## CannyEdge
module CannyEdge(dAddrRegRow, dAddrRegCol, bWE, bCE, InData, OutData,
	OPMode, bOPEnable, dReadReg, dWriteReg,	clk, rst_b);
	input 	[2:0]						dAddrRegRow, dAddrRegCol;  
	input									bWE, bCE;  
	input 	[8-1:0] 	InData;
	output 	[8-1:0] 	OutData;
	reg     	[8-1:0] 	OutData;
	input 	[2:0]						OPMode;   
	input 								bOPEnable;  
	input 	[3:0]						dReadReg, dWriteReg;
	input									clk, rst_b;
	reg   [8-1:0]			regX[0:24];	 
	reg 	[8-1:0]			regY[0:24];	 
	reg 	[8-1:0]			regZ[0:24];	 
	wire 	[8-1:0]			gf[0:24];	 
	wire signed [31:0]	sobelX[0:8]; 
	wire signed [31:0]	sobelY[0:8]; 
	reg 	[8-1:0]			Out_gf, Out_gradient, Out_direction, Out_bThres;
	parameter 							dThresHigh = 15;
	parameter							dThresLow = 10;
	reg 		[31:0]					tpSum, Sum;
	reg		[1:0]						IntSignal;
	reg signed	 	[31:0] 			Gx, Gy, fGx, fGy, Gxadd, Gyadd, Gxyadd, fGx_t;
	reg signed	[1:0]					dx, dy;
  ...
For scale: roughly 640 flip-flops, ~38 I/O pins.
clock: 7.7 ns
lec_check: 0
abc_area: 1
cap_margin: 20
core_margin: 2
core_utilization: 72
cts_cluster_diameter: 371
cts_cluster_size: 99
place_density_lb_addon: 0.12
setup_slack_margin: 2.27
slew_margin: 20
tns_end_percent: 5
run.sh (not shown) runs the stock make flow with config.mk's settings and CLKGATE_MAP_FILE=.
The first run never finished: it broke off in global routing.
Then changed:
Settings changed: ABC_AREA 1 to unset, CTS_CLUSTER_DIAMETER 371 to 94, CTS_CLUSTER_SIZE 99 to unset, PLACE_DENSITY set to 0.6, PLACE_DENSITY_LB_ADDON 0.12 to unset, SETUP_SLACK_MARGIN 2.27 to 1.36, TNS_END_PERCENT 5 to unset.
Clock period 7.7 ns to 7.99 ns, I/O delays scaled along.
Result: With this change the flow finished but fails on setup timing; area after synthesis shrinks by a few percent; die area shrinks by a few percent; synthesized cell count shrinks by a quarter to a third.
Then changed:
Settings changed: CAP_MARGIN 20 to 5, CTS_CLUSTER_DIAMETER 94 to 93, PLACE_DENSITY 0.6 to 0.65, SETUP_SLACK_MARGIN 1.36 to 0.82.
Clock period 7.99 ns to 8.17 ns, I/O delays scaled along.
After rerunning: The changed run ran to the end with violations: setup timing. Via count rose by 0.34%. Utilization drops by 0.76 points. Sequential cell count does not change. Final area falls by 0.92%. Non-clock buffer count fell by 78. Worst setup slack is better by 0.052 ns. Worst hold slack stays flat. Clock power climbs by about 1%. Wire length rises by 2.5%. First-iteration DRC count shrinks by 1.8%.
Then changed:
Settings changed: CAP_MARGIN 5 to 20, CORE_UTILIZATION 72 to 66, CTS_CLUSTER_DIAMETER 93 to unset, PLACE_DENSITY 0.65 to 0.6, SETUP_SLACK_MARGIN 0.82 to unset.
What happened:
- The changed run ran to the end with violations: setup timing
- clock skew is about the same
- global-route usage decreases by 4.9 points
- routed wire length decreases by 5.0%
- setup slack is better by 0.14 ns
- die size increases by 9.0%
- cell count increases by 1.4%
- sequential power is about the same

---

CannyEdge again, from the RTL that the note above started with.
clock: 8.77 ns
lec_check: 0
cap_margin: 20
core_aspect_ratio: 0.99
core_margin: 2
core_utilization: 72
cts_cluster_diameter: 94
hold_slack_margin: -0.06
max_routing_layer: met4
setup_slack_margin: 0.46
slew_margin: 20
The baseline ran to the end with violations: setup timing.
Next try:
- ABC_AREA: default -> 1
- CORE_ASPECT_RATIO: 0.99 -> default
- HOLD_SLACK_MARGIN: -0.06 -> default
- MAX_ROUTING_LAYER: met4 -> default
- PLACE_DENSITY_LB_ADDON: default -> 0.07
- SETUP_SLACK_MARGIN: 0.46 -> 2.3
- clock period: 8.77 -> 7.99 ns (I/O delays scaled with it)
Now the flow died in global routing (5_1_grt) with GRT-0232.
Area after synthesis goes up by a few percent.
Synthesized cell count went up by a quarter to a third.
Die size went up by a few percent.
Next try:
- ABC_AREA: 1 -> default
- CORE_UTILIZATION: 72 -> 9
- CTS_CLUSTER_DIAMETER: 94 -> default
- PLACE_DENSITY: default -> 0.6
- PLACE_DENSITY_LB_ADDON: 0.07 -> default
- SETUP_SLACK_MARGIN: 2.3 -> default
- clock period: 7.99 -> 18.1 ns (I/O delays scaled with it)
This time the run finished clean; area after synthesis goes down by about 5%; die size grows to 7.5 times its value; synthesized cell count fell by 26%.
Next try:
- ABC_AREA: default -> 1
- CORE_UTILIZATION: 9 -> 72
- CTS_CLUSTER_DIAMETER: default -> 371
- CTS_CLUSTER_SIZE: default -> 99
- TNS_END_PERCENT: default -> 10
- clock period: 18.1 -> 6.49 ns (I/O delays scaled with it)
The changed run ended with an error in global routing (5_1_grt) (ODB-0269).
Area after synthesis increases by 5.1%.
Die area decreases by 87%.
Synthesized cell count increases by 36%.

---

== run 1 ==
Starting RTL as in the previous note.
clock: 10.4 ns
lec_check: 0
cap_margin: 20
core_margin: 2
core_utilization: 40
place_density: 0.6
slew_margin: 20
Run 1: full flow OK, the timing, design-rule and antenna checks passed
### run 1 -> run 2
Settings: putting CTS_CLUSTER_SIZE at 25 where nothing was set; putting SETUP_SLACK_MARGIN at -0.64 where nothing was set; swapping 0.6 for 0.64 in PLACE_DENSITY; swapping 40 for 71 in CORE_UTILIZATION; swapping 10.4 for 9.0 in the clock period (ns, I/O delays scaled along).
==> results <==
Comparing run 2 and run 1, the one run not ending clean was run 2.
No crash in run 2: every stage finished, but the layout fails its final checks due to negative setup slack.
Compared run 2 vs run 1, and design area is down in run 2.
Of run 2 and run 1, it is run 2 that has the lower minimum setup slack in the final design.
Run 2 vs. run 1: fraction of met3 tracks used by global routing went up by 10 points.
Comparing share of power burned in the clock network for run 2 and run 1, the bigger number came from run 1.
met3 wirelength from detailed routing is lower on run 1
What run 3 does differently from run 2 at the input level:
Settings: a change of SETUP_SLACK_MARGIN from -0.64 to 3.09; a change of CTS_CLUSTER_SIZE from 25 to 100; a change of the clock period (ns, I/O delays scaled along) from 9.0 to 10.7.
### Flow results
Run 3 has completed all stages; timing, DRC and antenna checks passed.
Between run 2 and run 3, maximum vdd ir drop increased.
Post-route total power (run 3 over run 2): decrease, about 10%
Run 3 vs run 2, instance count: run 3 lower
Of the two values seen for critical path startpoint, regX[10][2]$_SDFFE_PP0P_ was produced by run 2 and regX[10][4]$_SDFFE_PP0P_ by run 3.
Input changes introduced in run 4 (baseline for comparison: run 3):
Settings: swapping 71 for 40 in CORE_UTILIZATION; clearing CTS_CLUSTER_SIZE, which used to be 100; putting MAX_ROUTING_LAYER at met4 where nothing was set; swapping 0.64 for 0.6 in PLACE_DENSITY; clearing SETUP_SLACK_MARGIN, which used to be 3.09; swapping 10.7 for 17.9 in the clock period (ns, I/O delays scaled along).
Notes after the runs:
Taking run 3 as the reference, in run 4 first-pass iteration count of the detailed router went down, initial detailed-routing violation count went down, net switching power figure went down, TritonCTS buffer count did not really move, minimum period implied by the final worst setup slack went up.
Sort run 3 and run 4 by clock latency on the worst-skew pair, ascending, and run 4 comes first.
For run 4, the critical path launch point was regX[10][2]$_SDFFE_PP0P_, unlike run 3, where it was regX[10][4]$_SDFFE_PP0P_.
Run 4 vs. run 3: clock sink count neither gained nor lost much, horizontal extent of the die picked up an extra 33%, total power lost about 45%, total of buffers placed on input and output ports neither gained nor lost much.
Of the two values seen for capture point of the critical path, Gy[31]$_DFFE_PP_ was produced by run 3 and Gy[26]$_DFFE_PP_ by run 4.

---

CannyEdge again, from the RTL that the note above started with.
// CannyEdge
module CannyEdge(dAddrRegRow, dAddrRegCol, bWE, bCE, InData, OutData,
	OPMode, bOPEnable, dReadReg, dWriteReg,	clk, rst_b);
	input 	[2:0]						dAddrRegRow, dAddrRegCol;  
	input									bWE, bCE;  
	input 	[8-1:0] 	InData;
	output 	[8-1:0] 	OutData;
	reg     	[8-1:0] 	OutData;
	input 	[2:0]						OPMode;   
	input 								bOPEnable;  
	input 	[3:0]						dReadReg, dWriteReg;
	input									clk, rst_b;
	reg   [8-1:0]			regX[0:24];	 
	reg 	[8-1:0]			regY[0:24];	 
	reg 	[8-1:0]			regZ[0:24];	 
	wire 	[8-1:0]			gf[0:24];	 
	wire signed [31:0]	sobelX[0:8]; 
	wire signed [31:0]	sobelY[0:8]; 
	reg 	[8-1:0]			Out_gf, Out_gradient, Out_direction, Out_bThres;
	parameter 							dThresHigh = 15;
	parameter							dThresLow = 10;
	reg 		[31:0]					tpSum, Sum;
	reg		[1:0]						IntSignal;
	reg signed	 	[31:0] 			Gx, Gy, fGx, fGy, Gxadd, Gyadd, Gxyadd, fGx_t;
	reg signed	[1:0]					dx, dy;
	integer 								i, j, k;
	assign gf[0] =1;  assign gf[1] =3;  assign gf[2]=4;   assign gf[3]=3;   assign gf[4]=1;
	assign gf[5] =3;  assign gf[6] =7;  assign gf[7]=10;  assign gf[8]=7;   assign gf[9]=3;
	assign gf[10]=4;  assign gf[11]=10; assign gf[12]=16; assign gf[13]=10; assign gf[14]=4;
	assign gf[15]=3;  assign gf[16]=7;  assign gf[17]=10; assign gf[18]=7;  assign gf[19]=3;
	assign gf[20]=1;  assign gf[21]=3;  assign gf[22]=4;  assign gf[23]=3;  assign gf[24]=1;
	assign sobelX[0]=-1;	assign sobelX[1]=0; assign sobelX[2]=1;
	assign sobelX[3]=-2;	assign sobelX[4]=0; assign sobelX[5]=2;
	assign sobelX[6]=-1;	assign sobelX[7]=0; assign sobelX[8]=1;
	assign sobelY[0]=1;	assign sobelY[1]=2; assign sobelY[2]=1;
	assign sobelY[3]=0;	assign sobelY[4]=0; assign sobelY[5]=0;
  ...
Settings: LEC_CHECK=0, ABC_AREA=1, CAP_MARGIN=20, CELL_PAD_IN_SITES_DETAIL_PLACEMENT=1, CORE_ASPECT_RATIO=0.73, CORE_MARGIN=3, CORE_UTILIZATION=20, GPL_TIMING_DRIVEN=1, HOLD_SLACK_MARGIN=0.15, MAX_ROUTING_LAYER=met4, MIN_ROUTING_LAYER=met1, PLACE_DENSITY_LB_ADDON=0.12, SETUP_SLACK_MARGIN=2.08, SLEW_MARGIN=30; clock period 7.0 ns.
The starting point produced a layout that fails on negative setup slack.
Change:
- ABC_AREA: 1 -> default
- CELL_PAD_IN_SITES_DETAIL_PLACEMENT: 1 -> default
- CORE_ASPECT_RATIO: 0.73 -> default
- CORE_MARGIN: 3 -> 2
- CORE_UTILIZATION: 20 -> 69
- GPL_TIMING_DRIVEN: 1 -> default
- HOLD_SLACK_MARGIN: 0.15 -> default
- MAX_ROUTING_LAYER: met4 -> default
- MIN_ROUTING_LAYER: met1 -> default
- PLACE_DENSITY: default -> 0.6
- PLACE_DENSITY_LB_ADDON: 0.12 -> default
- SETUP_SLACK_MARGIN: 2.08 -> default
- SLEW_MARGIN: 30 -> 20
- clock period: 7.0 -> 16.7 ns (I/O delays scaled with it)
What happened: This time the run finished clean; flip-flop count stays the same; synthesized cell count came out lower by 26%; area after synthesis falls by 4.8%; routed wire length shrinks by 38%; clock skew fell by 19 ps; die area decreases by 72%; fmax drops by 19%; final cell count drops by 45%.
Change:
- CORE_UTILIZATION: 69 -> 68
- clock period: 16.7 -> 10.4 ns (I/O delays scaled with it)
=>
- count of clock-buffer cells in the layout goes up by 14
- cell area goes up by 0.38%
- clock power goes up by 59%
- non-clock buffer count goes up by 27
- hold slack loses 34 ps

---

Starting RTL as in the previous note.
==> flow/config.mk <==
export PLATFORM = sky130hd
export DESIGN_NAME = CannyEdge
export DESIGN_NICKNAME = CannyEdge
export VERILOG_FILES = /design/flow/design.v
export SDC_FILE = /design/flow/constraint.sdc
export NUM_CORES = 4
export LEC_CHECK = 0
export ABC_AREA = 1
export CAP_MARGIN = 30
export CELL_PAD_IN_SITES_DETAIL_PLACEMENT = 2
export CORE_ASPECT_RATIO = 1.17
export CORE_MARGIN = 3
export CORE_UTILIZATION = 21
export CTS_CLUSTER_SIZE = 33
export GPL_ROUTABILITY_DRIVEN = 0
export MAX_ROUTING_LAYER = met5
export MIN_ROUTING_LAYER = met1
export SETUP_SLACK_MARGIN = 2.21
export SLEW_MARGIN = 20
==> flow/constraint.sdc <==
create_clock -name core_clock -period 16.3 [get_ports {clk}]
set_input_delay 3.2600 -clock core_clock [delete_from_list [all_inputs] [get_ports {clk}]]
set_output_delay 3.2600 -clock core_clock [all_outputs]
set_load 0.01 [all_outputs]
The first run aborted during global routing (GRT-0232).
==> next run, changes <==
Settings changed: ABC_AREA 1 to unset, CAP_MARGIN 30 to 20, CELL_PAD_IN_SITES_DETAIL_PLACEMENT 2 to unset, CORE_ASPECT_RATIO 1.17 to unset, CORE_MARGIN 3 to 2, CORE_UTILIZATION 21 to 72, CTS_CLUSTER_SIZE 33 to unset, GPL_ROUTABILITY_DRIVEN 0 to unset, MAX_ROUTING_LAYER met5 to unset, MIN_ROUTING_LAYER met1 to unset, PLACE_DENSITY set to 0.6, SETUP_SLACK_MARGIN 2.21 to unset, TNS_END_PERCENT set to 5.
Clock period 16.3 ns to 12.1 ns, I/O delays scaled along.
Outcome:
- The changed run completed without violations
- die area is lower by well over a third
- area after synthesis falls by a few percent
- synthesized cell count fell by a quarter to a third
==> next run, changes <==
Settings changed: CORE_UTILIZATION 72 to 55, TNS_END_PERCENT 5 to unset.
Clock period 12.1 ns to 10.4 ns, I/O delays scaled along.
Outcome:
- sequential share of layout area went down by 0.18 points
- register-to-register slack got worse by 1.3 ns
- flip-flop count stays the same
- wire length went down by 5.1%

---

Starting RTL as in the previous note.
## CannyEdge
module CannyEdge(dAddrRegRow, dAddrRegCol, bWE, bCE, InData, OutData,
	OPMode, bOPEnable, dReadReg, dWriteReg,	clk, rst_b);
	input 	[2:0]						dAddrRegRow, dAddrRegCol;  
	input									bWE, bCE;  
	input 	[8-1:0] 	InData;
	output 	[8-1:0] 	OutData;
	reg     	[8-1:0] 	OutData;
	input 	[2:0]						OPMode;   
	input 								bOPEnable;  
	input 	[3:0]						dReadReg, dWriteReg;
	input									clk, rst_b;
	reg   [8-1:0]			regX[0:24];	 
	reg 	[8-1:0]			regY[0:24];	 
	reg 	[8-1:0]			regZ[0:24];	 
	wire 	[8-1:0]			gf[0:24];	 
	wire signed [31:0]	sobelX[0:8]; 
	wire signed [31:0]	sobelY[0:8]; 
	reg 	[8-1:0]			Out_gf, Out_gradient, Out_direction, Out_bThres;
	parameter 							dThresHigh = 15;
	parameter							dThresLow = 10;
	reg 		[31:0]					tpSum, Sum;
	reg		[1:0]						IntSignal;
	reg signed	 	[31:0] 			Gx, Gy, fGx, fGy, Gxadd, Gyadd, Gxyadd, fGx_t;
	reg signed	[1:0]					dx, dy;
	integer 								i, j, k;
	assign gf[0] =1;  assign gf[1] =3;  assign gf[2]=4;   assign gf[3]=3;   assign gf[4]=1;
	assign gf[5] =3;  assign gf[6] =7;  assign gf[7]=10;  assign gf[8]=7;   assign gf[9]=3;
	assign gf[10]=4;  assign gf[11]=10; assign gf[12]=16; assign gf[13]=10; assign gf[14]=4;
	assign gf[15]=3;  assign gf[16]=7;  assign gf[17]=10; assign gf[18]=7;  assign gf[19]=3;
	assign gf[20]=1;  assign gf[21]=3;  assign gf[22]=4;  assign gf[23]=3;  assign gf[24]=1;
	assign sobelX[0]=-1;	assign sobelX[1]=0; assign sobelX[2]=1;
	assign sobelX[3]=-2;	assign sobelX[4]=0; assign sobelX[5]=2;
	assign sobelX[6]=-1;	assign sobelX[7]=0; assign sobelX[8]=1;
	assign sobelY[0]=1;	assign sobelY[1]=2; assign sobelY[2]=1;
	assign sobelY[3]=0;	assign sobelY[4]=0; assign sobelY[5]=0;
	assign sobelY[6]=-1;	assign sobelY[7]=-2; assign sobelY[8]=-1;
	always @(posedge clk or negedge rst_b)
		begin
			if(!rst_b)
				IntSignal <= 2'b00;
			else if(bCE==1'b0)
				IntSignal <= IntSignal;
			else if(bOPEnable==1'b1)
				IntSignal <= 2'b00;
			else if(OPMode == 0)
				IntSignal <= (IntSignal == 2'b00) ? 2'b01 : (IntSignal == 2'b01) ? 2'b00 : IntSignal;
			else if(OPMode == 1)
				IntSignal <= IntSignal + 2'b01;
  ...
==> flow/config.mk <==
export PLATFORM = sky130hd
export DESIGN_NAME = CannyEdge
export DESIGN_NICKNAME = CannyEdge
export VERILOG_FILES = /design/flow/design.v
export SDC_FILE = /design/flow/constraint.sdc
export NUM_CORES = 4
export LEC_CHECK = 0
export ABC_AREA = 1
export CAP_MARGIN = 0
export CORE_ASPECT_RATIO = 1.88
export CORE_MARGIN = 2
export CORE_UTILIZATION = 72
export CTS_CLUSTER_SIZE = 81
export GPL_ROUTABILITY_DRIVEN = 0
export HOLD_SLACK_MARGIN = 0.2
export MAX_ROUTING_LAYER = met4
export PLACE_DENSITY_LB_ADDON = 0.01
export SETUP_SLACK_MARGIN = 0.46
export SLEW_MARGIN = 20
==> flow/constraint.sdc <==
create_clock -name core_clock -period 9.64 [get_ports {clk}]
set_input_delay 1.9280 -clock core_clock [delete_from_list [all_inputs] [get_ports {clk}]]
set_output_delay 1.9280 -clock core_clock [all_outputs]
set_load 0.01 [all_outputs]
The baseline ended with an error in global routing.
Change:
ABC_AREA = default   (was 1)
CAP_MARGIN = 40   (was 0)
CORE_ASPECT_RATIO = 0.71   (was 1.88)
CTS_CLUSTER_DIAMETER = 96   (was default)
CTS_CLUSTER_SIZE = default   (was 81)
GPL_ROUTABILITY_DRIVEN = default   (was 0)
HOLD_SLACK_MARGIN = default   (was 0.2)
PLACE_DENSITY_LB_ADDON = default   (was 0.01)
clock period = 8.55 ns   (was 9.64 ns; I/O delays follow)
After rerunning: Now the flow finished but failed the layout checks on negative setup slack; synthesized area decreases by about 5%; die area shrinks by about 5%; synthesized cell count is lower by about 26%.
Change:
CAP_MARGIN = 5   (was 40)
CTS_CLUSTER_DIAMETER = 135   (was 96)
The changed run reached the layout checks and failed them: negative setup slack.
Wire length is lower slightly.
Critical path depth is higher by 3.
Cell area is lower slightly.
Power is higher slightly.
Clock power is about the same.
Change:
CAP_MARGIN = 0   (was 5)
CORE_ASPECT_RATIO = default   (was 0.71)
CTS_CLUSTER_DIAMETER = 79   (was 135)
MAX_ROUTING_LAYER = default   (was met4)
SETUP_SLACK_MARGIN = default   (was 0.46)
clock period = 7.86 ns   (was 8.55 ns; I/O delays follow)
After rerunning: The new run finished but fails on negative setup slack. Combinational power rose by a little under a tenth. Routed wire length rose by roughly a tenth. Hold slack gets better by 0.041 ns. Synthesized area does not change. Clock skew rose by 0.0059 ns. Core utilization rose by 1.3 points. Register-to-register slack gets worse by 0.81 ns. Clock-buffer cell count rose by 8. Sequential share of layout area fell by 0.42 points.
Change:
CORE_ASPECT_RATIO = 1.34   (was default)
SETUP_SLACK_MARGIN = -0.61   (was default)
Effect:
- The new run completed, yet does not pass: negative setup slack
- sequential cell count does not change
- total power went down by a few percent
- utilization went down by 0.88 points
- sequential share of layout area went up by 0.17 points
- via count went down by a few percent
- first-iteration DRC count went down by roughly a tenth
- synthesized cell count is unchanged
- routed wire length went down by a little under a tenth
Power is estimated from default activity; no workload was simulated.
